===== run.sh =====
#!/bin/bash
# the make line also repeats each setting of config.mk as NAME=value (left out here)
make -C /OpenROAD-flow-scripts/flow DESIGN_CONFIG=/design/flow/config.mk WORK_HOME=/design/flow/orfs CLKGATE_MAP_FILE= finish

===== config.mk =====
export PLATFORM = sky130hd
export DESIGN_NAME = cpu
export DESIGN_NICKNAME = cpu
export VERILOG_FILES = /design/flow/design.v
export SDC_FILE = /design/flow/constraint.sdc
export NUM_CORES = 4
export LEC_CHECK = 0
export CAP_MARGIN = 20
export CORE_MARGIN = 2
export CORE_UTILIZATION = 58
export SETUP_SLACK_MARGIN = 1.1
export SLEW_MARGIN = 20

===== constraint.sdc =====
create_clock -name core_clock -period 5.62 [get_ports {clk}]
set_input_delay 1.1240 -clock core_clock [delete_from_list [all_inputs] [get_ports {clk}]]
set_output_delay 1.1240 -clock core_clock [all_outputs]
set_load 0.01 [all_outputs]

===== design.v =====
module alu(
    input   wire    [4:0]   opcode,
    input   wire    [15:0]  a,
    input   wire    [15:0]  b,
    output  logic   [15:0]  out
);
always_comb begin
    casez (opcode)
        5'd0:    out = a + b;
        5'd1:    out = a - b;
        5'd2:    out = $signed(a) * $signed(b);
        5'd3:    out = a & b;
        5'd4:     out = a | b;
        5'd5:    out = a ^ b;
        5'd6:    out = a << b;
        5'd7:    out = a >> b;
        5'd8:   out = $signed(a) >>> b;
        5'd9:     out = 16'(a == b);
        5'd10:    out = 16'(a != b);
        5'd11:     out = 16'($signed(a) < $signed(b));
        5'd12:     out = 16'($signed(a) <= $signed(b));
        5'd13:     out = 16'($signed(a) > $signed(b));
        5'd14:     out = 16'($signed(a) >= $signed(b));
        5'd15:    out = 16'(a < b);
        default: out = 16'b0;
    endcase
end
endmodule
module stack
#(
    parameter WIDTH = 5,  
    parameter SIZE  = 32
)
(
    input wire clk,
    input wire [WIDTH-1:0] mem_dout_addr0,
    output wire [15:0] mem_dout0,
    input wire [WIDTH-1:0] mem_dout_addr1,
    output wire [15:0] mem_dout1,
    input wire we,
    input wire [WIDTH-1:0] mem_din_addr,
    input wire [15:0] mem_din
);
reg [15:0] data [SIZE-1:0];
always @(posedge clk) begin
    if (we) begin
        data[mem_din_addr] <= mem_din;
    end
end
assign mem_dout0 = data[mem_dout_addr0];  
assign mem_dout1 = data[mem_dout_addr1];  
endmodule
module rstack
#(
    parameter WIDTH         = 4,
    parameter SIZE          = 16,
    parameter DATA_WIDTH    = 13
)
(
    input   wire                    clk,
    input   wire [WIDTH-1:0]        mem_dout_addr,
    output  wire [DATA_WIDTH-1:0]   mem_dout,
    input   wire                    we,
    input   wire [WIDTH-1:0]        mem_din_addr,
    input   wire [DATA_WIDTH-1:0]   mem_din
);
reg [DATA_WIDTH-1:0] data [SIZE-1:0];
always @(posedge clk) begin
    if (we) begin
        data[mem_din_addr] <= mem_din;
    end
end
assign mem_dout = data[mem_dout_addr];  
endmodule
module cpu
#(
    parameter CODE_ADDR_WIDTH   = 13,
    parameter DATA_ADDR_WIDTH   = 13,
    parameter STACK_DEPTH       = 5,
    parameter RSTACK_DEPTH      = 4,
    parameter FP                = (1 << 13) - (1 << 6) * 6 - 16 - 16 * 4
)
(
    input   wire                        clk,
    input   wire                        reset,           
    input   wire                        resume,          
    output  wire [CODE_ADDR_WIDTH-1:0]  code_addr,       
    input   wire [15:0]                 instruction,     
    output  wire [DATA_ADDR_WIDTH-1:0]  mem_addr,        
    input   wire [15:0]                 mem_din,         
    output  wire                        mem_dout_we,     
    output  wire [15:0]                 mem_dout         
);
reg     [STACK_DEPTH-1:0] sp;    
logic   [STACK_DEPTH-1:0] sp_new;
wire    [STACK_DEPTH-1:0] sp_plus_1  = sp + 1;
wire    [STACK_DEPTH-1:0] sp_minus_1 = sp - 1;
wire    [15:0] stack_top;        
logic   [15:0] stack_top_new;
wire    [15:0] stack_pre_top;    
logic write_to_stack;            
stack #(
    .WIDTH(STACK_DEPTH),
    .SIZE(1 << STACK_DEPTH)
)
stack(
    .clk(clk),
    .mem_dout_addr0(sp),
    .mem_dout0(stack_top),
    .mem_dout_addr1(sp_minus_1),
    .mem_dout1(stack_pre_top),
    .we(write_to_stack),
    .mem_din_addr(sp_new),
    .mem_din(stack_top_new)
);
reg     [RSTACK_DEPTH-1:0] rsp;              
logic   [RSTACK_DEPTH-1:0] rsp_new;
reg     [CODE_ADDR_WIDTH-1:0] rstack_top;    
logic   [CODE_ADDR_WIDTH-1:0] rstack_top_new;
logic write_to_rstack;                       
rstack #(
    .WIDTH(RSTACK_DEPTH),
    .SIZE(1 << RSTACK_DEPTH),
    .DATA_WIDTH(CODE_ADDR_WIDTH)
)
rstack(
    .clk(clk),
    .mem_dout_addr(rsp),
    .mem_dout(rstack_top),
    .we(write_to_rstack),
    .mem_din_addr(rsp_new),
    .mem_din(rstack_top_new)
);
wire [15:0] instr       = reset ? 18944 : instruction;  
wire [15:0] instr_simm9 = {{7{instr[8]}}, instr[8:0]};
wire [15:0] instr_imm13 = {3'b0, instr[12:0]};
wire [4:0]  opcode      = instr[14:10];
wire cmd_type   = instr[15];     
wire mode       = instr[9];      
reg     [CODE_ADDR_WIDTH-1:0] pc;    
logic   [CODE_ADDR_WIDTH-1:0] pc_new;
wire    [CODE_ADDR_WIDTH-1:0] pc_plus_1 = pc + 1;
wire    [CODE_ADDR_WIDTH-1:0] pc_jz     = (~|stack_top) ? instr_imm13[12:0] : pc_plus_1;
reg     [DATA_ADDR_WIDTH-1:0] fp;    
logic   [DATA_ADDR_WIDTH-1:0] fp_new;
reg     wait_flag;
logic   wait_flag_new;
assign code_addr = pc_new;
wire [DATA_ADDR_WIDTH-1:0] mem_abs_addr =  (mode ?
                                            fp :
                                            stack_top[DATA_ADDR_WIDTH-1:0]
                                            ) + instr_simm9[DATA_ADDR_WIDTH-1:0];
assign mem_dout_we   = (!cmd_type && opcode == 5'd17) ? 1'b1 : 1'b0;
assign mem_dout      = mode ? stack_top : stack_pre_top;
assign mem_addr = mem_abs_addr;
wire [15:0] alu_x = mode ? stack_top : stack_pre_top;
wire [15:0] alu_y = mode ? instr_simm9 : stack_top;
wire [15:0] alu_out;
wire is_alu = !cmd_type && opcode < 5'd16;
alu alu(
    .opcode(opcode),
    .a(alu_x),
    .b(alu_y),
    .out(alu_out)
);
always_comb begin
    casez ({cmd_type, opcode, wait_flag, resume})
        8'b?_??_???_?_1:     pc_new = pc_plus_1;          
        8'b?_??_???_1_0,                                  
        {1'b0, 5'd23, 2'b0}: pc_new = pc;                 
        8'b1_00_???_0_0,                                  
        8'b1_10_???_0_0:     pc_new = instr_imm13[12:0];  
        8'b1_01_???_0_0:     pc_new = pc_jz;              
        {1'b0, 5'd20, 2'b0}:  pc_new = rstack_top;         
        default:             pc_new = pc_plus_1;
    endcase
end
always_comb begin
    case ({cmd_type, opcode})
        {1'b0, 5'd18}: fp_new = fp - instr_simm9[DATA_ADDR_WIDTH-1:0];
        {1'b0, 5'd20}:    fp_new = fp + instr_simm9[DATA_ADDR_WIDTH-1:0];
        {1'b0, 5'd19}: fp_new = stack_top[DATA_ADDR_WIDTH-1:0];
        default:         fp_new = fp;
    endcase
end
always_comb begin
    casez ({cmd_type, opcode})
        6'b1_10_???: rstack_top_new = pc_plus_1;  
        default:     rstack_top_new = DATA_ADDR_WIDTH'('x);
    endcase
end
always_comb begin
    casez ({cmd_type, opcode})
        6'b1_10_???:  rsp_new = rsp + 1;  
        {1'b0, 5'd20}: rsp_new = rsp - 1;
        default:      rsp_new = rsp;
    endcase
end
always_comb begin
    casez ({cmd_type, opcode})
        6'b1_10_???: write_to_rstack = 1'b1;  
        default:     write_to_rstack = 1'b0;
    endcase
end
always_comb begin
    casez ({cmd_type, is_alu, opcode})
        {2'b00, 5'd16},
        7'b01?????:         sp_new = mode ? sp : sp_minus_1;     
        {2'b00, 5'd17}:    sp_new = mode ? sp_minus_1 : sp - 2;
        {2'b00, 5'd19},
        {7'b10_01_???}:     sp_new = sp_minus_1;                 
        {2'b00, 5'd21},
        {2'b00, 5'd22},
        7'b10_11_???:       sp_new = sp_plus_1;                  
        default:            sp_new = sp;                         
    endcase
end
always_comb begin
    casez ({cmd_type, is_alu, opcode})
        7'b01?????:         stack_top_new = alu_out;         
        {2'b00, 5'd21}: stack_top_new = instr_simm9;
        {2'b00, 5'd22}:  stack_top_new = mem_din;
        7'b10_11_???:       stack_top_new = instr_imm13;     
        default:            stack_top_new = 16'bx;
    endcase
end
always_comb begin
    casez ({cmd_type, is_alu, opcode})
        7'b01?????,                                  
        {2'b00, 5'd21},
        {2'b00, 5'd22},
        7'b10_11_???:       write_to_stack = 1'b1;   
        default:            write_to_stack = 1'b0;
    endcase
end
always_comb begin
    casez({cmd_type, opcode, resume})
        {1'b0, 5'd23, 1'b0}: wait_flag_new = 1'b1;
        {7'b?_?????_1}:      wait_flag_new = 1'b0;
        default:             wait_flag_new = wait_flag;
    endcase
end
always_ff @(posedge clk) begin
    if (reset) begin
        pc  <= {CODE_ADDR_WIDTH{1'b1}};
        sp  <= STACK_DEPTH'(0);
        rsp <= RSTACK_DEPTH'(0);
        fp  <= DATA_ADDR_WIDTH'(FP);
        wait_flag <= 1'b0;
    end else begin
        pc  <= pc_new;
        sp  <= sp_new;
        rsp <= rsp_new;
        fp  <= fp_new;
        wait_flag <= wait_flag_new;
    end
end
endmodule

==> results.yml, run 1 <==
# yosys + openroad results
timing:
  tightestPinTransition_ps: 1320
  period_minus_slack_ps: 8290
  rsz0062_at_grt: "true"
  hold-worst-slack_ps: 543
  final.setup.tns_ps: -914900
  timing.fmax_mhz: 121
  setup_ws_ps: -2670
  slew_viol_final: 0
  setup_viol: 503
  post-route-period-util_pct: 148
  skew_ps: 67.8
  slew_headroom_pct: 11.3
  hold_violations: 0
yosys:
  yosysUniqueCellTypes: 102
  fa_ha_area_share_pct: 7.73
  syn_nets: 3563
  ys_seq_share_pct: 49.9
  xor_area_share_pct: 1.91
  netlist_area_sq_um: 44800
  ys_sh_aoi_pct: 9.11
  synth_chip_area_sq_um: 44800
  async_flop_share_pct: 0
  synth.top_cell.area_share_pct: 48.2
  mux_share_pct: 19.0
  yosysTopAreaCell: "edfxtp_1"
  avgSynthCellArea_sq_um: 13.6
  top_cell: "edfxtp_1"
  numSynthFlops: 756
  synth_cells: 3301
  synth-edff-count: 720
  yosysWarningCount: 4
  area_leaders: "edfxtp_1, mux4_2, ha_1"
  ys.flop_type: "edfxtp_1"
  synth.cellmix.simpleShare_pct: 7.73
  ys_top_logic_family: "multiplexers"
  yosysCellCount: 3301
  synthTopCellsByCount: "edfxtp_1, mux4_2, nor2_1"
cells_and_area:
  fin_cells: 5215
  finalInstanceArea_sq_um: 57700
  final_util_pct: 75.7
  fin_nets: 4386
  synthToLayoutAreaGrowth_pct: 28.8
worst_setup_path:
  endpoint_kind: "flip-flop"
  crit_slowest_cell: "mux4_2"
  r2r_cells: 35
  reg2reg_to: "stack.data[23][15]$_DFFE_PP_"
  arrival_ps: 8650
  critPathLaunchType: "flip-flop"
  crit_fanout: 8
  critPathMaxStageDelay_ps: 510
  required_ps: 5980
  worstReg2RegStart: "sp[0]$_SDFF_PP0_"
  crit_cells: 35
  crit_buf_inv: 12
  path_class: "reg2reg"
  timing.reg2reg.setup_slack_ps: -2670
  crit_top_cell: "inv_2"
  cp-endpoint: "stack.data[23][15]$_DFFE_PP_"
  crit_start: "sp[0]$_SDFF_PP0_"
  cp_top_family: "adder cells"
route:
  wire_per_inst_um: 35.4
  drt_iter0_drc: 6490
  via_count: 37400
  vias_per_cell: 7.16
  drt_first_pass_iters: 9
  antenna_left: 0
  drc: 0
  wl_um: 185000
power_and_ir_drop:
  power-top-group: "combinational logic"
  powerDensity_nw_per_um2: 513
  power_switching_mw: 11.7
  p_seq_mw: 7.04
  power_frac_clock_pct: 17.9
  comb-power_mw: 17.2
  comb_power_share_pct: 58.3
  pg_clk_mw: 5.30
  total_power_mw: 29.6
  intPower_mw: 17.9
  p_leak_nw: 21.5
  ir_worst_vdd_mv: 0.663
  pwr-share-seq_pct: 23.8
  switching_share_pct: 39.5
place:
  dpl.hpwl_um: 121000
  gp_congestion: 1.05
  placedCellCount: 4936
  pre_cts_ws_ps: -2930
  dpl_cell_area_sq_um: 52400
  io_buffers: 77
clock_network:
  holdBufCountCts: 0
  tritoncts: "built"
  cts_buffer_depth: 3
  clkTransAtPathRegs_ps: 80
  clk_latency_ps: 670
  cts_made_buffers: 77
  cts_max_level: 3
  cts_sinks: 756
  clock-root-buffer: "clkbuf_16"
grt:
  grt_use_total_pct: 47.0
  first_global_vias: 37300
  grt_max_degree: 57
  grt_first_pass_wirelength_um: 263000
  antenna_found_initial: 4
  grt-ovfl-total: 0
die:
  core-area_sq_um: 76200
  rows: 101
  die-area_sq_um: 79500
  die_h_um: 282
  io_pins: 78
  die_w_um: 282
  fp_util_pct: 58.8
worst_hold_path:
  holdCritStartpoint: "fp[3]$_SDFFE_PP0P_"
  hold_path_end: "fp[3]$_SDFFE_PP0P_"
  hold_path.class: "reg2reg"
  worstHoldPathCells: 2
run:
  cap_viol_max_count: 0
  tool_warnings: 67
outcome:
  so_faults: "negative setup slack"
  status: "complete, but fails checks"
==> what timing repair did <==
item | 4_1_cts | 5_1_grt
pin swaps | 80 | 28
resized | 239 | 32
endpoints found under the setup margin | 1079 | 1179
cloned | 23 | 1
endpoints found under the hold margin | 0 | 0
buffers inserted | 105 | 9
==> final cells by class <==
class	instances	area, sq um
Inverter	224	872
Sequential cell	756	22400
Multi-Input combinational cell	2117	21600
Fill cell	4529	18500
Clock buffer	92	1990
Timing Repair Buffer	948	9000
Tap cell	1030	1290
Antenna cell	2	5.00
Clock inverter	46	556
==> metal layers <==
metal | track usage, % | part of all wire, % | wire (um) | up-vias
met5 | 0 | 0.0043 | 8 | -
met4 | 30.3 | 8.6 | 15800 | 2
met3 | 13.0 | 14 | 25900 | 986
met2 | 71.1 | 44 | 81600 | 3759
met1 | 60.0 | 33 | 61200 | 18200
li1 | - | - | - | 14400
==> run 2, diff against run 1 <==
- CORE_UTILIZATION: 58 -> 72
- CTS_CLUSTER_DIAMETER: not set -> 375
- CTS_CLUSTER_SIZE: not set -> 54
- HOLD_SLACK_MARGIN: not set -> 0.29
- PLACE_DENSITY_LB_ADDON: not set -> 0.0
- SETUP_SLACK_MARGIN: 1.1 -> -0.35
- TNS_END_PERCENT: not set -> 5
- clock period: 5.62 -> 5.2 ns (I/O delays scaled with it)
==> results.yml, run 2 <==
# yosys + openroad results
outcome:
  status: "aborted with a tool error"
  haltStage: "5_1_grt"
  firstError: "[ERROR GRT-0116] Global routing finished with congestion. Check the congestion regions in the DRC Viewer."
yosys:
  mux_share_pct: 19.0
  yosysUniqueCellTypes: 102
  yosysTopAreaCell: "edfxtp_1"
  synth_chip_area_sq_um: 44800
  ys_top_logic_family: "multiplexers"
  synth.top_cell.area_share_pct: 48.2
  fa_ha_area_share_pct: 7.73
  avgSynthCellArea_sq_um: 13.6
  ys_seq_share_pct: 49.9
  numSynthFlops: 756
  ys_sh_aoi_pct: 9.11
  async_flop_share_pct: 0
  synthTopCellsByCount: "edfxtp_1, mux4_2, nor2_1"
  top_cell: "edfxtp_1"
  netlist_area_sq_um: 44800
  xor_area_share_pct: 1.91
  synth-edff-count: 720
  yosysCellCount: 3301
  synth.cellmix.simpleShare_pct: 7.73
  ys.flop_type: "edfxtp_1"
  yosysWarningCount: 4
  area_leaders: "edfxtp_1, mux4_2, ha_1"
  synth_cells: 3301
  syn_nets: 3563
die:
  core-area_sq_um: 61600
  rows: 91
  die_h_um: 253
  fp_util_pct: 72.8
  die_w_um: 253
  io_pins: 78
  die-area_sq_um: 64300
place:
  pre_cts_ws_ps: -3510
  dpl_cell_area_sq_um: 52200
  dpl.hpwl_um: 138000
  io_buffers: 77
  gp_congestion: 1.09
clock_network:
  cts_made_buffers: 17
  clock-root-buffer: "clkbuf_16"
  cts_sinks: 756
  cts_max_level: 1
  cts_buffer_depth: 3
  holdBufCountCts: 0
grt:
  grt-ovfl-total: 734
  grt_use_total_pct: 82.5
[run 2: per-layer routing]
| metal | overflow | GRT usage, % |
|---|---|---|
| met5 | 9 | 51.7 |
| met4 | 269 | 79.3 |
| met3 | 50 | 71.6 |
| met2 | 363 | 94.8 |
| met1 | 43 | 83.2 |
[run 2: through the flow]
step | instances | hold WS (ps)
floorplan | 3301 | 482
global placement | 4744 | 497
detailed placement | 4745 | 522
CTS | 4809 | 544
[run 2: repair_timing]
action / CTS
cloned: 8
endpoints found under the hold margin: 0
buffers inserted: 29
pin swaps: 49
resized: 167
endpoints found under the setup margin: 540
==> run 3, diff against run 2 <==
- CORE_UTILIZATION: 72 -> 70
- CTS_CLUSTER_DIAMETER: 375 -> not set
- CTS_CLUSTER_SIZE: 54 -> 47
- HOLD_SLACK_MARGIN: 0.29 -> not set
- SETUP_SLACK_MARGIN: -0.35 -> not set
- TNS_END_PERCENT: 5 -> not set
==> results.yml, run 3 <==
# yosys + openroad results
yosys:
  synth.top_cell.area_share_pct: 48.2
  yosysUniqueCellTypes: 102
  top_cell: "edfxtp_1"
  yosysWarningCount: 4
  ys.flop_type: "edfxtp_1"
  avgSynthCellArea_sq_um: 13.6
  mux_share_pct: 19.0
  fa_ha_area_share_pct: 7.73
  synth_chip_area_sq_um: 44800
  xor_area_share_pct: 1.91
  netlist_area_sq_um: 44800
  numSynthFlops: 756
  yosysTopAreaCell: "edfxtp_1"
  ys_seq_share_pct: 49.9
  area_leaders: "edfxtp_1, mux4_2, ha_1"
  synth.cellmix.simpleShare_pct: 7.73
  async_flop_share_pct: 0
  syn_nets: 3563
  ys_sh_aoi_pct: 9.11
  yosysCellCount: 3301
  synthTopCellsByCount: "edfxtp_1, mux4_2, nor2_1"
  ys_top_logic_family: "multiplexers"
  synth-edff-count: 720
  synth_cells: 3301
die:
  fp_util_pct: 70.9
  die-area_sq_um: 66100
  core-area_sq_um: 63200
  rows: 92
  io_pins: 78
  die_h_um: 257
  die_w_um: 257
grt:
  grt-ovfl-total: 1706
  grt_use_total_pct: 86.8
place:
  io_buffers: 77
  dpl.hpwl_um: 132000
  gp_congestion: 1.11
  dpl_cell_area_sq_um: 52100
clock_network:
  cts_buffer_depth: 3
  cts_made_buffers: 75
  cts_sinks: 756
  cts_max_level: 3
  clock-root-buffer: "clkbuf_16"
outcome:
  status: "aborted with a tool error"
  haltStage: "5_1_grt"
  firstError: "[ERROR GRT-0116] Global routing finished with congestion. Check the congestion regions in the DRC Viewer."
[run 3: what timing repair did]
action,CTS
setup endpoints to repair,553
hold buffers,0
cloned,13
resized,137
pin swaps,40
setup buffers,32
[run 3: through the flow]
stage	hold WS, ps	setup WS [ps]	util [%]	std cells
CTS	519	-3400	88.4	4908
detailed placement	512	-3400	82.5	4729
global placement	509	-3070	82.5	4729
floorplan	482	-3200	-	3301
[run 3: layer usage]
metal,GRT overflow,track usage (%)
met3,54,74.4
met5,8,50.3
met1,80,86.7
met4,550,85.2
met2,1014,101
==> run 4, diff against run 3 <==
- HOLD_SLACK_MARGIN: not set -> 0.29
- SETUP_SLACK_MARGIN: not set -> 0.73
- TNS_END_PERCENT: not set -> 5
==> results.yml, run 4 <==
# yosys + openroad results
yosys:
  synth_chip_area_sq_um: 44800
  xor_area_share_pct: 1.91
  mux_share_pct: 19.0
  synth-edff-count: 720
  ys_top_logic_family: "multiplexers"
  synth.cellmix.simpleShare_pct: 7.73
  async_flop_share_pct: 0
  synthTopCellsByCount: "edfxtp_1, mux4_2, nor2_1"
  synth_cells: 3301
  ys.flop_type: "edfxtp_1"
  yosysWarningCount: 4
  area_leaders: "edfxtp_1, mux4_2, ha_1"
  netlist_area_sq_um: 44800
  ys_seq_share_pct: 49.9
  yosysTopAreaCell: "edfxtp_1"
  yosysUniqueCellTypes: 102
  fa_ha_area_share_pct: 7.73
  ys_sh_aoi_pct: 9.11
  synth.top_cell.area_share_pct: 48.2
  yosysCellCount: 3301
  top_cell: "edfxtp_1"
  avgSynthCellArea_sq_um: 13.6
  syn_nets: 3563
  numSynthFlops: 756
die:
  io_pins: 78
  fp_util_pct: 70.9
  rows: 92
  die_w_um: 257
  die_h_um: 257
  core-area_sq_um: 63200
  die-area_sq_um: 66100
outcome:
  haltStage: "5_1_grt"
  firstError: "[ERROR GRT-0116] Global routing finished with congestion. Check the congestion regions in the DRC Viewer."
  status: "aborted with a tool error"
clock_network:
  clock-root-buffer: "clkbuf_16"
  cts_sinks: 756
  cts_buffer_depth: 3
  cts_max_level: 3
  cts_made_buffers: 76
  holdBufCountCts: 0
place:
  io_buffers: 77
  gp_congestion: 1.06
  dpl.hpwl_um: 136000
  placedCellCount: 4772
grt:
  grt_use_total_pct: 90.5
  grt-ovfl-total: 2113
[run 4: layer usage]
metal  overflow  global-route usage, %
met5         16                   60.5
met3        109                   79.6
met4        655                   91.5
met1         81                   88.1
met2       1252                    104
[run 4: through the flow]
step / instance area [sq um] / setup TNS, ps / worst slack [ps]
after CTS: 56100 / -1104700 / -3250
after floorplan: 45200 / -1132070 / -3200
after detailed placement: 52300 / -1222120 / -3450
after global placement: 52300 / -1037000 / -3050
[run 4: timing repair]
item	CTS
gates resized	128
gates cloned	11
endpoints found under the setup margin	1117
pin swaps	37
buffers inserted	50
==> run 5, diff against run 4 <==
- CORE_UTILIZATION: 70 -> 66
- CTS_CLUSTER_SIZE: 47 -> 28
- HOLD_SLACK_MARGIN: 0.29 -> not set
- PLACE_DENSITY_LB_ADDON: 0.0 -> not set
- SETUP_SLACK_MARGIN: 0.73 -> not set
- TNS_END_PERCENT: 5 -> not set
- clock period: 5.2 -> 7.99 ns (I/O delays scaled with it)
==> results.yml, run 5 <==
# yosys + openroad results
yosys:
  avgSynthCellArea_sq_um: 13.6
  synth.cellmix.simpleShare_pct: 7.73
  ys.flop_type: "edfxtp_1"
  synth_chip_area_sq_um: 44800
  synthTopCellsByCount: "edfxtp_1, mux4_2, nor2_1"
  numSynthFlops: 756
  yosysUniqueCellTypes: 102
  area_leaders: "edfxtp_1, mux4_2, ha_1"
  synth_cells: 3301
  xor_area_share_pct: 1.91
  top_cell: "edfxtp_1"
  synth.top_cell.area_share_pct: 48.2
  synth-edff-count: 720
  ys_top_logic_family: "multiplexers"
  yosysTopAreaCell: "edfxtp_1"
  yosysWarningCount: 4
  fa_ha_area_share_pct: 7.73
  syn_nets: 3563
  ys_sh_aoi_pct: 9.11
  mux_share_pct: 19.0
  async_flop_share_pct: 0
  yosysCellCount: 3301
  netlist_area_sq_um: 44800
  ys_seq_share_pct: 49.9
grt:
  grt-ovfl-total: 14
  grt_use_total_pct: 70.3
die:
  core-area_sq_um: 67200
  die-area_sq_um: 70000
  die_h_um: 265
  io_pins: 78
  die_w_um: 265
  rows: 95
  fp_util_pct: 66.7
clock_network:
  holdBufCountCts: 0
  cts_max_level: 3
  cts_sinks: 756
  clock-root-buffer: "clkbuf_16"
  cts_buffer_depth: 3
  cts_made_buffers: 77
place:
  io_buffers: 77
  dpl.hpwl_um: 118000
  gp_congestion: 1.04
outcome:
  haltStage: "5_1_grt"
  status: "aborted with a tool error"
  firstError: "[ERROR GRT-0232] Routing congestion too high. Check the congestion heatmap in the GUI."
==> run 5: timing repair <==
action | 4_1_cts
setup buffers | 70
setup endpoints to repair | 280
gates resized | 133
gates cloned | 16
pin swaps | 31
endpoints found under the hold margin | 0
==> run 5: stage by stage <==
| stage | worst slack, ps | instance area [sq um] | util [%] | cells |
|---|---|---|---|---|
| global placement | -702 | 49900 | 74.3 | 4510 |
| CTS | -210 | 54000 | 80.4 | 4733 |
| detailed placement | -804 | 49900 | 74.3 | 4510 |
| floorplan | -414 | 45200 | - | 3301 |
==> run 5: layer usage <==
layer / track usage [%] / overflow
met1: 72.2 / 0
met2: 86.1 / 3
met3: 54.4 / 0
met4: 66.7 / 11
met5: 30.7 / 0
==> run 6, diff against run 5 <==
- CAP_MARGIN: 20 -> 10
- CELL_PAD_IN_SITES_DETAIL_PLACEMENT: not set -> 1
- CELL_PAD_IN_SITES_GLOBAL_PLACEMENT: not set -> 0
- CORE_ASPECT_RATIO: not set -> 0.56
- CORE_MARGIN: 2 -> 4
- CORE_UTILIZATION: 66 -> 52
- CTS_CLUSTER_DIAMETER: not set -> 97
- CTS_CLUSTER_SIZE: 28 -> not set
- GPL_ROUTABILITY_DRIVEN: not set -> 0
- GPL_TIMING_DRIVEN: not set -> 0
- MIN_ROUTING_LAYER: not set -> met2
- PLACE_DENSITY: not set -> 0.88
- SETUP_SLACK_MARGIN: not set -> -0.07
- SLEW_MARGIN: 20 -> 15
- TNS_END_PERCENT: not set -> 95
- clock period: 7.99 -> 10.8 ns (I/O delays scaled with it)
==> results.yml, run 6 <==
# yosys + openroad results
place:
  io_buffers: 77
  dpl.hpwl_um: 156000
  placedCellCount: 4573
  dpl_cell_area_sq_um: 48300
yosys:
  ys_top_logic_family: "multiplexers"
  xor_area_share_pct: 1.91
  yosysCellCount: 3301
  ys_sh_aoi_pct: 9.11
  yosysUniqueCellTypes: 102
  top_cell: "edfxtp_1"
  synthTopCellsByCount: "edfxtp_1, mux4_2, nor2_1"
  netlist_area_sq_um: 44800
  synth-edff-count: 720
  async_flop_share_pct: 0
  synth.top_cell.area_share_pct: 48.2
  yosysWarningCount: 4
  fa_ha_area_share_pct: 7.73
  syn_nets: 3563
  synth_chip_area_sq_um: 44800
  ys.flop_type: "edfxtp_1"
  mux_share_pct: 19.0
  ys_seq_share_pct: 49.9
  area_leaders: "edfxtp_1, mux4_2, ha_1"
  synth_cells: 3301
  synth.cellmix.simpleShare_pct: 7.73
  numSynthFlops: 756
  avgSynthCellArea_sq_um: 13.6
  yosysTopAreaCell: "edfxtp_1"
clock_network:
  cts_max_level: 3
  cts_sinks: 756
  clock-root-buffer: "clkbuf_16"
  holdBufCountCts: 0
  cts_buffer_depth: 3
  cts_made_buffers: 68
die:
  core-area_sq_um: 85300
  die_h_um: 228
  io_pins: 78
  die_w_um: 400
  rows: 80
  fp_util_pct: 52.5
  die-area_sq_um: 91100
outcome:
  haltStage: "5_1_grt"
  firstError: "[ERROR GRT-0116] Global routing finished with congestion. Check the congestion regions in the DRC Viewer."
  status: "aborted with a tool error"
grt:
  grt-ovfl-total: 4745
  grt_use_total_pct: 94.8
## run 6: timing repair
item                                    in CTS
endpoints found under the setup margin     423
gates resized                              124
pin swaps                                    9
hold endpoints to repair                     0
gates cloned                                 3
setup buffers                               18
## run 6: metrics by stage
stage | utilization, % | setup slack, ps | hold slack [ps]
after CTS | 60.3 | -57.8 | 571
after detailed placement | 56.7 | -3070 | 551
after global placement | 55.1 | -2730 | 496
after floorplan | - | 1200 | 482
## run 6: metal layers
metal / overflow / global-route usage, %
met1: - / -
met2: 1168 / 91.8
met3: 2649 / 108
met4: 629 / 79.0
met5: 299 / 95.5
==> run 7, diff against run 6 <==
- CAP_MARGIN: 10 -> 20
- CELL_PAD_IN_SITES_DETAIL_PLACEMENT: 1 -> not set
- CELL_PAD_IN_SITES_GLOBAL_PLACEMENT: 0 -> not set
- CORE_ASPECT_RATIO: 0.56 -> not set
- CORE_MARGIN: 4 -> 2
- CORE_UTILIZATION: 52 -> 40
- CTS_CLUSTER_DIAMETER: 97 -> not set
- GPL_ROUTABILITY_DRIVEN: 0 -> not set
- GPL_TIMING_DRIVEN: 0 -> not set
- MIN_ROUTING_LAYER: met2 -> not set
- PLACE_DENSITY: 0.88 -> not set
- SETUP_SLACK_MARGIN: -0.07 -> not set
- SLEW_MARGIN: 15 -> 20
- TNS_END_PERCENT: 95 -> not set
- clock period: 10.8 -> 9.73 ns (I/O delays scaled with it)
==> results.yml, run 7 <==
# yosys + openroad results
outcome:
  status: "complete, no violations"
worst_setup_path:
  cp-endpoint: "stack.data[3][15]$_DFFE_PP_"
  cp_top_family: "adder cells"
  crit_cells: 30
  r2r_cells: 30
  required_ps: 10120
  critPathMaxStageDelay_ps: 530
  crit_top_cell: "xnor2_1"
  crit_fanout: 32
  endpoint_kind: "flip-flop"
  arrival_ps: 9680
  reg2reg_to: "stack.data[3][15]$_DFFE_PP_"
  worstReg2RegStart: "sp[1]$_SDFF_PP0_"
  crit_slowest_cell: "dfxtp_4"
  timing.reg2reg.setup_slack_ps: 440
  crit_start: "sp[1]$_SDFF_PP0_"
  path_class: "reg2reg"
  crit_buf_inv: 7
  critPathLaunchType: "flip-flop"
run:
  tool_warnings: 64
  cap_viol_max_count: 0
yosys:
  syn_nets: 3563
  area_leaders: "edfxtp_1, mux4_2, ha_1"
  xor_area_share_pct: 1.91
  mux_share_pct: 19.0
  yosysCellCount: 3301
  ys_top_logic_family: "multiplexers"
  ys_sh_aoi_pct: 9.11
  async_flop_share_pct: 0
  yosysTopAreaCell: "edfxtp_1"
  synth.top_cell.area_share_pct: 48.2
  netlist_area_sq_um: 44800
  synth.cellmix.simpleShare_pct: 7.73
  synth_cells: 3301
  numSynthFlops: 756
  yosysUniqueCellTypes: 102
  ys_seq_share_pct: 49.9
  avgSynthCellArea_sq_um: 13.6
  fa_ha_area_share_pct: 7.73
  synth-edff-count: 720
  synthTopCellsByCount: "edfxtp_1, mux4_2, nor2_1"
  ys.flop_type: "edfxtp_1"
  synth_chip_area_sq_um: 44800
  top_cell: "edfxtp_1"
  yosysWarningCount: 4
timing:
  slew_headroom_pct: 26.0
  tightestPinTransition_ps: 1080
  setup_ws_ps: 436
  slew_viol_final: 0
  timing.fmax_mhz: 108
  post-route-period-util_pct: 95.5
  period_minus_slack_ps: 9290
  rsz0062_at_grt: "false"
  final.setup.tns_ps: 0
  setup_viol: 0
  hold_violations: 0
  skew_ps: 45.0
die:
  io_pins: 78
  die_w_um: 339
  die_h_um: 339
  die-area_sq_um: 115000
  fp_util_pct: 40.4
  core-area_sq_um: 111000
  rows: 122
power_and_ir_drop:
  p_seq_mw: 4.06
  power_frac_clock_pct: 22.2
  ir_worst_vdd_mv: 0.472
  switching_share_pct: 39.8
  pwr-share-seq_pct: 28.5
  pg_clk_mw: 3.17
  intPower_mw: 8.59
  power-top-group: "combinational logic"
  powerDensity_nw_per_um2: 278
  p_leak_nw: 17.9
  comb_power_share_pct: 49.3
  comb-power_mw: 7.03
  power_switching_mw: 5.67
cells_and_area:
  final_util_pct: 46.3
  flop_area_sq_um: 22400
  fillers: 9867
  comb_area_sq_um: 20600
  fin_nets: 3760
  synthToLayoutAreaGrowth_pct: 14.4
route:
  drt_iter0_drc: 4247
  wire_per_inst_um: 30.3
  antenna_left: 0
  drc: 0
  wl_um: 153000
  vias_per_cell: 6.25
  drt_first_pass_iters: 6
  via_count: 31600
clock_network:
  cts_sinks: 756
  cts_max_level: 3
  clkTransAtPathRegs_ps: 60
  clock-root-buffer: "clkbuf_16"
  cts_made_buffers: 83
  tritoncts: "built"
  holdBufCountCts: 0
  cts_buffer_depth: 3
  clk_latency_ps: 680
place:
  dpl.hpwl_um: 109000
  io_buffers: 77
  pre_cts_ws_ps: 149
  gp_congestion: 0.980
grt:
  antenna_found_initial: 5
  grt-ovfl-total: 0
  grt_use_total_pct: 26.4
  grt_first_pass_wirelength_um: 220000
  first_global_vias: 30500
  grt_max_degree: 125
worst_hold_path:
  holdCritStartpoint: "fp[11]$_SDFFE_PP1P_"
  worstHoldPathCells: 2
  hold_path.class: "reg2reg"
  hold_path_end: "fp[11]$_SDFFE_PP1P_"
==> run 7: timing repair <==
| item | CTS | global route |
|---|---|---|
| hold endpoints to repair | 0 | 0 |
| buffers inserted | 0 | 1 |
| gates resized | 0 | 2 |
| endpoints found under the setup margin | 0 | 128 |
==> run 7: layout make-up <==
class                   count  share of cell area (%)
diodes                      1                 0.00488
clock inverters            51                    1.06
flip-flops and latches    756                    43.6
multi-input cells        2114                    40.3
clock buffers             102                    4.29
well taps                1488                    3.63
repair buffers            319                    5.48
inverters                 224                    1.65
==> run 7: metal layers <==
metal | track usage (%) | share of wire [%]
met2 | 41.0 | 46
met5 | 0 | 0.037
met1 | 36.5 | 40
met3 | 5.13 | 9.5
met4 | 10.5 | 4.4
==> run 7: stage by stage <==
stage          hold WS (ps)  std cells  instance area, sq um  power [mW]
2_1_floorplan           482       3301                 44800        8.32
3_3_place_gp            496       4900                 48500        11.1
3_5_place_dp            506       4900                 48500        11.1
4_1_cts                 514       5053                 51200        14.3
5_1_grt                 546       5055                 51300        15.0
6_report                514       5055                 51300        14.3
==> run 8, diff against run 7 <==
- ABC_AREA: not set -> 1
- CAP_MARGIN: 20 -> 10
- CELL_PAD_IN_SITES_DETAIL_PLACEMENT: not set -> 1
- CELL_PAD_IN_SITES_GLOBAL_PLACEMENT: not set -> 0
- CORE_ASPECT_RATIO: not set -> 0.89
- CORE_MARGIN: 2 -> 4
- CORE_UTILIZATION: 40 -> 52
- CTS_CLUSTER_DIAMETER: not set -> 97
- GPL_ROUTABILITY_DRIVEN: not set -> 1
- GPL_TIMING_DRIVEN: not set -> 0
- MIN_ROUTING_LAYER: not set -> met2
- PLACE_DENSITY: not set -> 0.88
- SETUP_SLACK_MARGIN: not set -> -0.07
- SLEW_MARGIN: 20 -> 15
- TNS_END_PERCENT: not set -> 95
- clock period: 9.73 -> 10.8 ns (I/O delays scaled with it)
==> results.yml, run 8 <==
# yosys + openroad results
outcome:
  status: "aborted with a tool error"
  haltStage: "5_1_grt"
  firstError: "[ERROR GRT-0116] Global routing finished with congestion. Check the congestion regions in the DRC Viewer."
clock_network:
  cts_sinks: 756
  cts_buffer_depth: 3
  cts_max_level: 3
  holdBufCountCts: 0
  cts_made_buffers: 84
  clock-root-buffer: "clkbuf_16"
yosys:
  synthTopCellsByCount: "nand2_1, edfxtp_1, nand3_1"
  yosysTopAreaCell: "edfxtp_1"
  numSynthFlops: 756
  ys_sh_aoi_pct: 10.4
  xor_area_share_pct: 0.991
  synth.top_cell.area_share_pct: 45.4
  netlist_area_sq_um: 47600
  synth_chip_area_sq_um: 47600
  avgSynthCellArea_sq_um: 8.18
  area_leaders: "edfxtp_1, nand2_1, nand3_1"
  yosysUniqueCellTypes: 61
  synth_cells: 5814
  mux_share_pct: 0.0421
  synth.cellmix.simpleShare_pct: 26.4
  top_cell: "nand2_1"
  ys_top_logic_family: "simple AND/OR/NAND/NOR gates"
  synth-edff-count: 720
  fa_ha_area_share_pct: 7.28
  syn_nets: 6076
  async_flop_share_pct: 0
  ys.flop_type: "edfxtp_1"
  yosysCellCount: 5814
  yosysWarningCount: 4
  ys_seq_share_pct: 47.0
place:
  dpl.hpwl_um: 197000
  io_buffers: 76
  gp_congestion: 1.18
  dpl_cell_area_sq_um: 51200
die:
  die_w_um: 329
  fp_util_pct: 52.5
  die_h_um: 293
  io_pins: 78
  die-area_sq_um: 96400
  core-area_sq_um: 90600
  rows: 104
grt:
  grt_use_total_pct: 100
  grt-ovfl-total: 3578
run 8: timing repair:
action	in CTS
buffers inserted	7
gates resized	32
pin swaps	2
endpoints found under the setup margin	288
run 8: routing by layer:
metal / overflow / track usage, %
met3: 2019 / 110
met1: - / -
met5: 237 / 101
met4: 547 / 91.0
met2: 775 / 97.3
run 8: through the flow:
| step | setup WS (ps) | hold slack [ps] | utilization [%] | cells |
|---|---|---|---|---|
| CTS | -69.6 | 559 | 60.0 | 7314 |
| global placement | -2780 | 504 | 55.1 | 7109 |
| detailed placement | -2350 | 505 | 56.5 | 7159 |
| floorplan | 1190 | 463 | - | 5814 |
==> run 9, diff against run 8 <==
- ABC_AREA: 1 -> not set
- CAP_MARGIN: 10 -> 20
- CELL_PAD_IN_SITES_DETAIL_PLACEMENT: 1 -> not set
- CELL_PAD_IN_SITES_GLOBAL_PLACEMENT: 0 -> not set
- CORE_ASPECT_RATIO: 0.89 -> not set
- CORE_MARGIN: 4 -> 2
- CORE_UTILIZATION: 52 -> 61
- CTS_CLUSTER_DIAMETER: 97 -> not set
- CTS_CLUSTER_SIZE: not set -> 44
- GPL_ROUTABILITY_DRIVEN: 1 -> not set
- GPL_TIMING_DRIVEN: 0 -> not set
- MIN_ROUTING_LAYER: met2 -> not set
- PLACE_DENSITY: 0.88 -> not set
- SETUP_SLACK_MARGIN: -0.07 -> 1.41
- SLEW_MARGIN: 15 -> 20
- TNS_END_PERCENT: 95 -> not set
- clock period: 10.8 -> 5.4 ns (I/O delays scaled with it)
==> results.yml, run 9 <==
# yosys + openroad results
worst_hold_path:
  holdCritStartpoint: "fp[11]$_SDFFE_PP1P_"
  hold_path_end: "fp[11]$_SDFFE_PP1P_"
  hold_path.class: "reg2reg"
  worstHoldPathCells: 2
power_and_ir_drop:
  switching_share_pct: 41.1
  power_switching_mw: 12.4
  pg_clk_mw: 5.24
  pwr-share-seq_pct: 24.3
  power-top-group: "combinational logic"
  ir_worst_vdd_mv: 1.10
  powerDensity_nw_per_um2: 533
  p_seq_mw: 7.33
  intPower_mw: 17.8
  comb_power_share_pct: 58.4
  comb-power_mw: 17.7
  p_leak_nw: 21.1
  power_frac_clock_pct: 17.3
grt:
  grt-ovfl-total: 0
  first_global_vias: 37500
  antenna_found_initial: 3
  grt_first_pass_wirelength_um: 262000
  grt_max_degree: 57
  grt_use_total_pct: 49.0
yosys:
  numSynthFlops: 756
  ys_sh_aoi_pct: 9.11
  netlist_area_sq_um: 44800
  synthTopCellsByCount: "edfxtp_1, mux4_2, nor2_1"
  avgSynthCellArea_sq_um: 13.6
  synth-edff-count: 720
  yosysTopAreaCell: "edfxtp_1"
  ys.flop_type: "edfxtp_1"
  xor_area_share_pct: 1.91
  yosysWarningCount: 4
  yosysUniqueCellTypes: 102
  synth.cellmix.simpleShare_pct: 7.73
  async_flop_share_pct: 0
  fa_ha_area_share_pct: 7.73
  ys_top_logic_family: "multiplexers"
  synth.top_cell.area_share_pct: 48.2
  area_leaders: "edfxtp_1, mux4_2, ha_1"
  ys_seq_share_pct: 49.9
  synth_cells: 3301
  mux_share_pct: 19.0
  yosysCellCount: 3301
  top_cell: "edfxtp_1"
  syn_nets: 3563
  synth_chip_area_sq_um: 44800
timing:
  rsz0062_at_grt: "true"
  post-route-period-util_pct: 155
  tightestPinTransition_ps: 1150
  hold_violations: 0
  hold-worst-slack_ps: 521
  setup_ws_ps: -2970
  skew_ps: 88.0
  slew_viol_final: 0
  setup_viol: 556
  period_minus_slack_ps: 8370
  timing.fmax_mhz: 119
  slew_headroom_pct: 22.2
worst_setup_path:
  crit_slowest_cell: "or4_1"
  r2r_cells: 30
  crit_cells: 30
  timing.reg2reg.setup_slack_ps: -2970
  crit_fanout: 10
  cp-endpoint: "stack.data[11][15]$_DFFE_PP_"
  crit_start: "sp[3]$_SDFF_PP0_"
  path_class: "reg2reg"
  cp_top_family: "adder cells"
  critPathMaxStageDelay_ps: 660
  critPathLaunchType: "flip-flop"
  endpoint_kind: "flip-flop"
  crit_top_cell: "fa_1"
  required_ps: 5730
  reg2reg_to: "stack.data[11][15]$_DFFE_PP_"
  arrival_ps: 8700
  worstReg2RegStart: "sp[3]$_SDFF_PP0_"
  crit_buf_inv: 10
clock_network:
  clock-root-buffer: "clkbuf_16"
  cts_buffer_depth: 3
  holdBufCountCts: 0
  clkTransAtPathRegs_ps: 70
  cts_made_buffers: 76
  tritoncts: "built"
  cts_sinks: 756
  clk_latency_ps: 690
  cts_max_level: 3
route:
  drt_first_pass_iters: 14
  drc: 0
  wl_um: 195000
  via_count: 38600
  antenna_left: 0
  vias_per_cell: 7.57
  drt_iter0_drc: 7186
  wire_per_inst_um: 38.3
place:
  pre_cts_ws_ps: -2950
  io_buffers: 77
  dpl.hpwl_um: 122000
  gp_congestion: 1.02
run:
  cap_viol_max_count: 0
  tool_warnings: 69
die:
  fp_util_pct: 61.5
  die-area_sq_um: 75600
  rows: 99
  die_h_um: 275
  core-area_sq_um: 72800
  io_pins: 78
  die_w_um: 275
outcome:
  so_faults: "negative setup slack"
  status: "complete, but fails checks"
cells_and_area:
  fillers: 3957
  comb_area_sq_um: 21400
  flop_area_sq_um: 22400
  synthToLayoutAreaGrowth_pct: 26.5
  fin_nets: 4338
-- run 9: through the flow --
| stage | TNS (ps) | util (%) | cell area, sq um | power (mW) | instances |
|---|---|---|---|---|---|
| after detailed placement | -993830 | 71.9 | 52400 | 21.6 | 4865 |
| after global routing | -1087040 | 77.8 | 56700 | 31.0 | 5093 |
| after floorplan | -1019240 | - | 45200 | 15.4 | 3301 |
| after CTS | -905860 | 76.9 | 56000 | 28.6 | 5065 |
| after global placement | -950400 | 71.9 | 52400 | 21.3 | 4865 |
| final | -1062500 | 77.8 | 56700 | 30.2 | 5097 |
-- run 9: final cells by class --
type / instances / area share [%]
diodes: 4 / 0.0177
clock buffers: 90 / 3.48
clock inverters: 46 / 0.722
inverters: 224 / 1.54
multi-input cells: 2117 / 37.7
flip-flops and latches: 756 / 39.4
well taps: 959 / 2.12
repair buffers: 901 / 14.9
-- run 9: what timing repair did --
item,4_1_cts,5_1_grt
buffers inserted,49,21
resized,119,96
endpoints found under the setup margin,1295,1297
pin swaps,40,31
cloned,15,6
-- run 9: layer usage --
layer | wire, um | GRT usage (%) | vias up
li1 | - | - | 14300
met1 | 60300 | 60.5 | 18500
met2 | 83100 | 73.7 | 4321
met3 | 30100 | 15.2 | 1455
met4 | 21300 | 35.4 | 10
met5 | 352 | 0.0627 | -
==> run 10, diff against run 9 <==
- CORE_UTILIZATION: 61 -> 72
- CTS_CLUSTER_SIZE: 44 -> 47
- PLACE_DENSITY_LB_ADDON: not set -> 0.0
- SETUP_SLACK_MARGIN: 1.41 -> 1.5
- clock period: 5.4 -> 5.2 ns (I/O delays scaled with it)
==> results.yml, run 10 <==
# yosys + openroad results
outcome:
  status: "aborted with a tool error"
  haltStage: "5_1_grt"
  firstError: "[ERROR GRT-0116] Global routing finished with congestion. Check the congestion regions in the DRC Viewer."
yosys:
  numSynthFlops: 756
  yosysWarningCount: 4
  xor_area_share_pct: 1.91
  ys_top_logic_family: "multiplexers"
  synth-edff-count: 720
  synth_cells: 3301
  area_leaders: "edfxtp_1, mux4_2, ha_1"
  synth.cellmix.simpleShare_pct: 7.73
  mux_share_pct: 19.0
  synthTopCellsByCount: "edfxtp_1, mux4_2, nor2_1"
  netlist_area_sq_um: 44800
  syn_nets: 3563
  yosysCellCount: 3301
  synth.top_cell.area_share_pct: 48.2
  yosysUniqueCellTypes: 102
  ys_seq_share_pct: 49.9
  ys_sh_aoi_pct: 9.11
  avgSynthCellArea_sq_um: 13.6
  top_cell: "edfxtp_1"
  async_flop_share_pct: 0
  fa_ha_area_share_pct: 7.73
  yosysTopAreaCell: "edfxtp_1"
  synth_chip_area_sq_um: 44800
  ys.flop_type: "edfxtp_1"
clock_network:
  cts_buffer_depth: 3
  clock-root-buffer: "clkbuf_16"
  cts_made_buffers: 77
  cts_max_level: 3
  cts_sinks: 756
grt:
  grt-ovfl-total: 3133
  grt_use_total_pct: 95.3
place:
  gp_congestion: 1.08
  dpl.hpwl_um: 133000
  placedCellCount: 4746
  dpl_cell_area_sq_um: 52300
  io_buffers: 77
die:
  die_h_um: 253
  die_w_um: 253
  core-area_sq_um: 61600
  io_pins: 78
  rows: 91
  die-area_sq_um: 64300
  fp_util_pct: 72.8
[run 10: per-layer routing]
metal	overflow	global-route usage [%]
met4	783	99.6
met5	27	67.3
met1	215	90.8
met2	1856	110
met3	252	83.1
[run 10: per-stage QoR]
stage | hold WS [ps] | util, % | setup WS (ps)
global placement | 503 | 85.0 | -2930
CTS | 539 | 91.4 | -3350
floorplan | 482 | - | -3200
detailed placement | 519 | 85.0 | -3440
[run 10: repair_timing]
action / 4_1_cts
hold buffers: 0
gates cloned: 12
buffers inserted: 42
endpoints found under the hold margin: 0
pin swaps: 27
resized: 130
endpoints found under the setup margin: 1302
==> run 11, diff against run 10 <==
- CORE_UTILIZATION: 72 -> 58
- CTS_CLUSTER_SIZE: 47 -> 33
- PLACE_DENSITY_LB_ADDON: 0.0 -> not set
- SETUP_SLACK_MARGIN: 1.5 -> 1.54
- clock period: 5.2 -> 5.4 ns (I/O delays scaled with it)
==> results.yml, run 11 <==
# yosys + openroad results
outcome:
  status: "complete, but fails checks"
  so_faults: "negative setup slack"
timing:
  rsz0062_at_grt: "true"
  skew_ps: 67.9
  final.setup.tns_ps: -981800
  timing.fmax_mhz: 120
  slew_headroom_pct: 33.6
  setup_ws_ps: -2930
  setup_viol: 538
  period_minus_slack_ps: 8330
  post-route-period-util_pct: 154
  slew_viol_final: 0
  hold_violations: 0
  tightestPinTransition_ps: 995
worst_hold_path:
  hold_path.class: "reg2reg"
  holdCritStartpoint: "fp[3]$_SDFFE_PP0P_"
  worstHoldPathCells: 2
  hold_path_end: "fp[3]$_SDFFE_PP0P_"
run:
  cap_viol_max_count: 0
  tool_warnings: 67
die:
  core-area_sq_um: 76200
  fp_util_pct: 58.8
  die_h_um: 282
  io_pins: 78
  die_w_um: 282
  rows: 101
  die-area_sq_um: 79500
route:
  vias_per_cell: 6.97
  wl_um: 172000
  drt_iter0_drc: 5737
  antenna_cells: 0
  via_count: 36100
  drt_first_pass_iters: 9
  antenna_left: 0
  drc: 0
  wire_per_inst_um: 33.3
yosys:
  numSynthFlops: 756
  ys.flop_type: "edfxtp_1"
  synth.cellmix.simpleShare_pct: 7.73
  yosysTopAreaCell: "edfxtp_1"
  async_flop_share_pct: 0
  ys_sh_aoi_pct: 9.11
  synth_chip_area_sq_um: 44800
  yosysCellCount: 3301
  synth_cells: 3301
  synth.top_cell.area_share_pct: 48.2
  synth-edff-count: 720
  netlist_area_sq_um: 44800
  ys_seq_share_pct: 49.9
  mux_share_pct: 19.0
  ys_top_logic_family: "multiplexers"
  avgSynthCellArea_sq_um: 13.6
  synthTopCellsByCount: "edfxtp_1, mux4_2, nor2_1"
  xor_area_share_pct: 1.91
  yosysUniqueCellTypes: 102
  area_leaders: "edfxtp_1, mux4_2, ha_1"
  top_cell: "edfxtp_1"
  syn_nets: 3563
  fa_ha_area_share_pct: 7.73
  yosysWarningCount: 4
power_and_ir_drop:
  ir_worst_vdd_mv: 0.728
  power_switching_mw: 11.3
  intPower_mw: 17.3
  power-top-group: "combinational logic"
  p_leak_nw: 21.1
  power_frac_clock_pct: 19.4
  p_seq_mw: 7.32
  switching_share_pct: 39.5
  powerDensity_nw_per_um2: 508
  pg_clk_mw: 5.57
  comb_power_share_pct: 55.1
  comb-power_mw: 15.8
  pwr-share-seq_pct: 25.5
clock_network:
  cts_max_level: 3
  cts_buffer_depth: 3
  holdBufCountCts: 0
  tritoncts: "built"
  clkTransAtPathRegs_ps: 70
  cts_sinks: 756
  clk_latency_ps: 680
  clock-root-buffer: "clkbuf_16"
  cts_made_buffers: 79
grt:
  met1_usage_pct: 55.9
  busiest_layer: "met2"
  grt_use_total_pct: 43.6
  use_met3_pct: 11.6
  use_met2_pct: 67.5
  grt-ovfl-total: 0
  grt_max_degree: 57
  antenna_found_initial: 2
  grt_first_pass_wirelength_um: 247000
  first_global_vias: 36100
cells_and_area:
  fillers: 4714
  fin_nets: 4349
  synthToLayoutAreaGrowth_pct: 26.0
worst_setup_path:
  required_ps: 5770
  crit_cells: 31
  reg2reg_to: "stack.data[23][15]$_DFFE_PP_"
  endpoint_kind: "flip-flop"
  arrival_ps: 8700
  timing.reg2reg.setup_slack_ps: -2930
  critPathLaunchType: "flip-flop"
  crit_slowest_cell: "fa_1"
  r2r_cells: 31
  cp-endpoint: "stack.data[23][15]$_DFFE_PP_"
  crit_start: "sp[0]$_SDFF_PP0_"
  crit_buf_inv: 8
  crit_fanout: 8
  path_class: "reg2reg"
  worstReg2RegStart: "sp[0]$_SDFF_PP0_"
  cp_top_family: "adder cells"
  critPathMaxStageDelay_ps: 530
place:
  gp_congestion: 1.06
  dpl.hpwl_um: 120000
  io_buffers: 77
  pre_cts_ws_ps: -3010
-- run 11: stage by stage --
stage	std cells	hold WS [ps]	util, %	total power, mW	instance area, sq um
floorplan	3301	482	-	15.4	45200
global placement	4986	509	69.4	21.5	52900
detailed placement	4986	518	69.4	21.8	52900
CTS	5164	527	73.7	28.0	56200
global route	5180	564	74.1	29.7	56400
finish	5180	532	74.1	28.7	56400
-- run 11: routing by layer --
layer | vias up | part of all wire, %
met5 | - | 0.0081
li1 | 14300 | -
met3 | 792 | 13
met2 | 3100 | 45
met1 | 17900 | 35
met4 | 2 | 7.3
-- run 11: cell type report --
class | count | area, sq um | share of cell area, %
sequential | 756 | 22400 | 39.6
clock buffer | 94 | 2030 | 3.60
clock inverter | 50 | 574 | 1.02
timing repair buffer | 909 | 8250 | 14.6
multi-input combinational | 2117 | 21100 | 37.4
inverter | 224 | 858 | 1.52
tap | 1030 | 1290 | 2.28
-- run 11: timing repair --
item	CTS	global route
resized	58	23
setup buffers	26	13
setup endpoints to repair	1296	1298
hold endpoints to repair	0	0
cloned	8	2
pin swaps	25	12
==> run 12, diff against run 11 <==
- CORE_UTILIZATION: 58 -> 40
- CTS_CLUSTER_SIZE: 33 -> not set
- SETUP_SLACK_MARGIN: 1.54 -> not set
- clock period: 5.4 -> 6.62 ns (I/O delays scaled with it)
==> results.yml, run 12 <==
# yosys + openroad results
worst_setup_path:
  timing.reg2reg.setup_slack_ps: -1760
  arrival_ps: 8750
  crit_top_cell: "fa_1"
  critPathMaxStageDelay_ps: 570
  reg2reg_to: "stack.data[15][13]$_DFFE_PP_"
  crit_start: "sp[0]$_SDFF_PP0_"
  worstReg2RegStart: "sp[0]$_SDFF_PP0_"
  cp_top_family: "adder cells"
  crit_slowest_cell: "fa_1"
  crit_cells: 31
  path_class: "reg2reg"
  r2r_cells: 31
  crit_buf_inv: 12
  endpoint_kind: "flip-flop"
  required_ps: 6990
  crit_fanout: 8
  critPathLaunchType: "flip-flop"
  cp-endpoint: "stack.data[15][13]$_DFFE_PP_"
yosys:
  top_cell: "edfxtp_1"
  fa_ha_area_share_pct: 7.73
  yosysWarningCount: 4
  synth_chip_area_sq_um: 44800
  ys_seq_share_pct: 49.9
  synthTopCellsByCount: "edfxtp_1, mux4_2, nor2_1"
  numSynthFlops: 756
  ys.flop_type: "edfxtp_1"
  yosysCellCount: 3301
  avgSynthCellArea_sq_um: 13.6
  xor_area_share_pct: 1.91
  synth-edff-count: 720
  mux_share_pct: 19.0
  yosysTopAreaCell: "edfxtp_1"
  ys_sh_aoi_pct: 9.11
  netlist_area_sq_um: 44800
  async_flop_share_pct: 0
  synth_cells: 3301
  synth.top_cell.area_share_pct: 48.2
  syn_nets: 3563
  yosysUniqueCellTypes: 102
  area_leaders: "edfxtp_1, mux4_2, ha_1"
  synth.cellmix.simpleShare_pct: 7.73
  ys_top_logic_family: "multiplexers"
die:
  io_pins: 78
  core-area_sq_um: 111000
  die_w_um: 339
  rows: 122
  fp_util_pct: 40.4
  die_h_um: 339
  die-area_sq_um: 115000
place:
  placedCellCount: 5287
  gp_congestion: 1.00
  dpl.hpwl_um: 114000
  dpl_cell_area_sq_um: 52000
  io_buffers: 77
grt:
  antenna_found_initial: 4
  use_met2_pct: 42.5
  grt_first_pass_wirelength_um: 227000
  grt_use_total_pct: 27.1
  grt_max_degree: 43
  first_global_vias: 32400
  met1_usage_pct: 37.0
  grt-ovfl-total: 0
  busiest_layer: "met2"
  use_met3_pct: 5.48
route:
  wire_per_inst_um: 28.6
  wl_um: 158000
  vias_per_cell: 6.03
  antenna_left: 0
  drt_first_pass_iters: 6
  drt_iter0_drc: 4013
  via_count: 33300
  drc: 0
clock_network:
  clock-root-buffer: "clkbuf_16"
  clkTransAtPathRegs_ps: 60
  tritoncts: "built"
  cts_max_level: 3
  cts_sinks: 756
  cts_buffer_depth: 3
  cts_made_buffers: 83
  clk_latency_ps: 690
power_and_ir_drop:
  switching_share_pct: 39.0
  ir_worst_vdd_mv: 0.692
  comb_power_share_pct: 55.1
  total_power_mw: 23.6
  powerDensity_nw_per_um2: 419
  comb-power_mw: 13.0
  pg_clk_mw: 4.65
  power-top-group: "combinational logic"
  power_switching_mw: 9.20
  p_leak_nw: 20.7
  pwr-share-seq_pct: 25.2
  power_frac_clock_pct: 19.7
  p_seq_mw: 5.96
  intPower_mw: 14.4
timing:
  setup_ws_ps: -1760
  slew_headroom_pct: 28.9
  setup_viol: 391
  post-route-period-util_pct: 127
  hold_violations: 0
  skew_ps: 77.9
  rsz0062_at_grt: "true"
  timing.fmax_mhz: 119
  period_minus_slack_ps: 8380
  tightestPinTransition_ps: 1060
  final.setup.tns_ps: -378760
  slew_viol_final: 0
worst_hold_path:
  hold_path_end: "fp[11]$_SDFFE_PP1P_"
  worstHoldPathCells: 2
  holdCritStartpoint: "fp[11]$_SDFFE_PP1P_"
  hold_path.class: "reg2reg"
cells_and_area:
  final_util_pct: 50.9
  synthToLayoutAreaGrowth_pct: 25.8
  fin_cells: 5520
  finalInstanceArea_sq_um: 56400
  fin_nets: 4227
outcome:
  so_faults: "negative setup slack"
  status: "complete, but fails checks"
run:
  cap_viol_max_count: 0
  tool_warnings: 65
run 12: repair_timing:
| action | 4_1_cts | 5_1_grt |
|---|---|---|
| cloned | 13 | 3 |
| resized | 80 | 67 |
| hold buffers | 0 | 0 |
| pin swaps | 28 | 33 |
| buffers inserted | 47 | 22 |
| endpoints found under the setup margin | 435 | 437 |
run 12: through the flow:
stage | setup WS (ps) | hold slack [ps]
2_1_floorplan | -1780 | 482
6_report | -1760 | 522
3_3_place_gp | -2050 | 507
3_5_place_dp | -2090 | 512
4_1_cts | -1870 | 521
5_1_grt | -1960 | 559
run 12: per-layer routing:
metal	wire length, um	vias to the layer above
met5	11	-
met4	7580	2
met3	15600	365
met2	72300	1913
met1	62400	16900
li1	-	14100
run 12: cell type report:
| class | count | area, sq um |
|---|---|---|
| flip-flops and latches | 756 | 22400 |
| clock inverters | 50 | 573 |
| inverters | 224 | 857 |
| repair buffers | 784 | 7270 |
| fillers | 9502 | 54400 |
| diodes | 1 | 2.50 |
| clock buffers | 101 | 2190 |
| well taps | 1488 | 1860 |
| multi-input cells | 2116 | 21300 |
==> run 13, diff against run 12 <==
- CORE_UTILIZATION: 40 -> 65
- CTS_CLUSTER_SIZE: not set -> 48
- HOLD_SLACK_MARGIN: not set -> 0.27
- PLACE_DENSITY_LB_ADDON: not set -> 0.02
- SETUP_SLACK_MARGIN: not set -> 1.55
- clock period: 6.62 -> 5.4 ns (I/O delays scaled with it)
==> results.yml, run 13 <==
# yosys + openroad results
yosys:
  synth_chip_area_sq_um: 44800
  synth.cellmix.simpleShare_pct: 7.73
  yosysUniqueCellTypes: 102
  synth.top_cell.area_share_pct: 48.2
  yosysWarningCount: 4
  yosysTopAreaCell: "edfxtp_1"
  async_flop_share_pct: 0
  syn_nets: 3563
  ys.flop_type: "edfxtp_1"
  numSynthFlops: 756
  ys_seq_share_pct: 49.9
  mux_share_pct: 19.0
  synthTopCellsByCount: "edfxtp_1, mux4_2, nor2_1"
  synth_cells: 3301
  area_leaders: "edfxtp_1, mux4_2, ha_1"
  synth-edff-count: 720
  xor_area_share_pct: 1.91
  ys_sh_aoi_pct: 9.11
  yosysCellCount: 3301
  top_cell: "edfxtp_1"
  avgSynthCellArea_sq_um: 13.6
  netlist_area_sq_um: 44800
  fa_ha_area_share_pct: 7.73
  ys_top_logic_family: "multiplexers"
place:
  placedCellCount: 4832
  dpl_cell_area_sq_um: 52600
  dpl.hpwl_um: 130000
  io_buffers: 77
  gp_congestion: 1.08
  pre_cts_ws_ps: -3080
die:
  die_h_um: 267
  rows: 96
  die-area_sq_um: 71100
  core-area_sq_um: 68500
  io_pins: 78
  die_w_um: 267
  fp_util_pct: 65.5
clock_network:
  clock-root-buffer: "clkbuf_16"
  holdBufCountCts: 0
  cts_max_level: 3
  cts_made_buffers: 75
  cts_sinks: 756
  cts_buffer_depth: 3
outcome:
  firstError: "[ERROR GRT-0116] Global routing finished with congestion. Check the congestion regions in the DRC Viewer."
  haltStage: "5_1_grt"
  status: "aborted with a tool error"
grt:
  grt-ovfl-total: 130
  grt_use_total_pct: 70.3
run 13: routing by layer:
metal | overflow | global-route usage [%]
met5 | 0 | 23.9
met4 | 39 | 63.9
met3 | 2 | 53.2
met2 | 89 | 87.2
met1 | 0 | 73.8
run 13: what timing repair did:
| item | CTS |
|---|---|
| buffers inserted | 46 |
| gates resized | 142 |
| gates cloned | 11 |
| pin swaps | 41 |
| setup endpoints to repair | 1299 |
run 13: metrics by stage:
step	utilization, %	hold WS, ps	setup TNS, ps
2_1_floorplan	-	482	-1019240
3_3_place_gp	76.8	506	-1011800
3_5_place_dp	76.8	525	-1151460
4_1_cts	82.3	534	-945660
==> run 14, diff against run 13 <==
- CAP_MARGIN: 20 -> 15
- CELL_PAD_IN_SITES_DETAIL_PLACEMENT: not set -> 2
- CELL_PAD_IN_SITES_GLOBAL_PLACEMENT: not set -> 2
- CORE_ASPECT_RATIO: not set -> 0.56
- CORE_UTILIZATION: 65 -> 52
- CTS_CLUSTER_DIAMETER: not set -> 97
- CTS_CLUSTER_SIZE: 48 -> not set
- GPL_ROUTABILITY_DRIVEN: not set -> 0
- GPL_TIMING_DRIVEN: not set -> 0
- HOLD_SLACK_MARGIN: 0.27 -> not set
- PLACE_DENSITY_LB_ADDON: 0.02 -> not set
- SETUP_SLACK_MARGIN: 1.55 -> -0.07
- SLEW_MARGIN: 20 -> 15
- clock period: 5.4 -> 10.8 ns (I/O delays scaled with it)
==> results.yml, run 14 <==
# yosys + openroad results
die:
  io_pins: 78
  die_w_um: 396
  fp_util_pct: 52.5
  die_h_um: 224
  die-area_sq_um: 88600
  rows: 80
  core-area_sq_um: 85300
yosys:
  synth-edff-count: 720
  yosysCellCount: 3301
  area_leaders: "edfxtp_1, mux4_2, ha_1"
  async_flop_share_pct: 0
  yosysWarningCount: 4
  syn_nets: 3563
  avgSynthCellArea_sq_um: 13.6
  yosysTopAreaCell: "edfxtp_1"
  synth_cells: 3301
  synth.cellmix.simpleShare_pct: 7.73
  netlist_area_sq_um: 44800
  xor_area_share_pct: 1.91
  synth_chip_area_sq_um: 44800
  ys_seq_share_pct: 49.9
  fa_ha_area_share_pct: 7.73
  numSynthFlops: 756
  synth.top_cell.area_share_pct: 48.2
  ys_top_logic_family: "multiplexers"
  top_cell: "edfxtp_1"
  ys_sh_aoi_pct: 9.11
  synthTopCellsByCount: "edfxtp_1, mux4_2, nor2_1"
  yosysUniqueCellTypes: 102
  ys.flop_type: "edfxtp_1"
  mux_share_pct: 19.0
outcome:
  haltStage: "4_1_cts"
  status: "aborted with a tool error"
  firstError: "[ERROR DPL-0033] detailed placement checks failed during check placement."
place:
  dpl_cell_area_sq_um: 48500
  io_buffers: 77
  dpl.hpwl_um: 167000
-- run 14: stage by stage --
step                      hold slack (ps)  utilization [%]  setup slack, ps  TNS [ps]  instances
after detailed placement              563             56.9            -3710  -1068420       4585
after global placement                504             55.1            -3860  -1184950       4526
after floorplan                       482                -             1200         0       3301
No activity file was given, so power comes from the tool's default toggle rates.
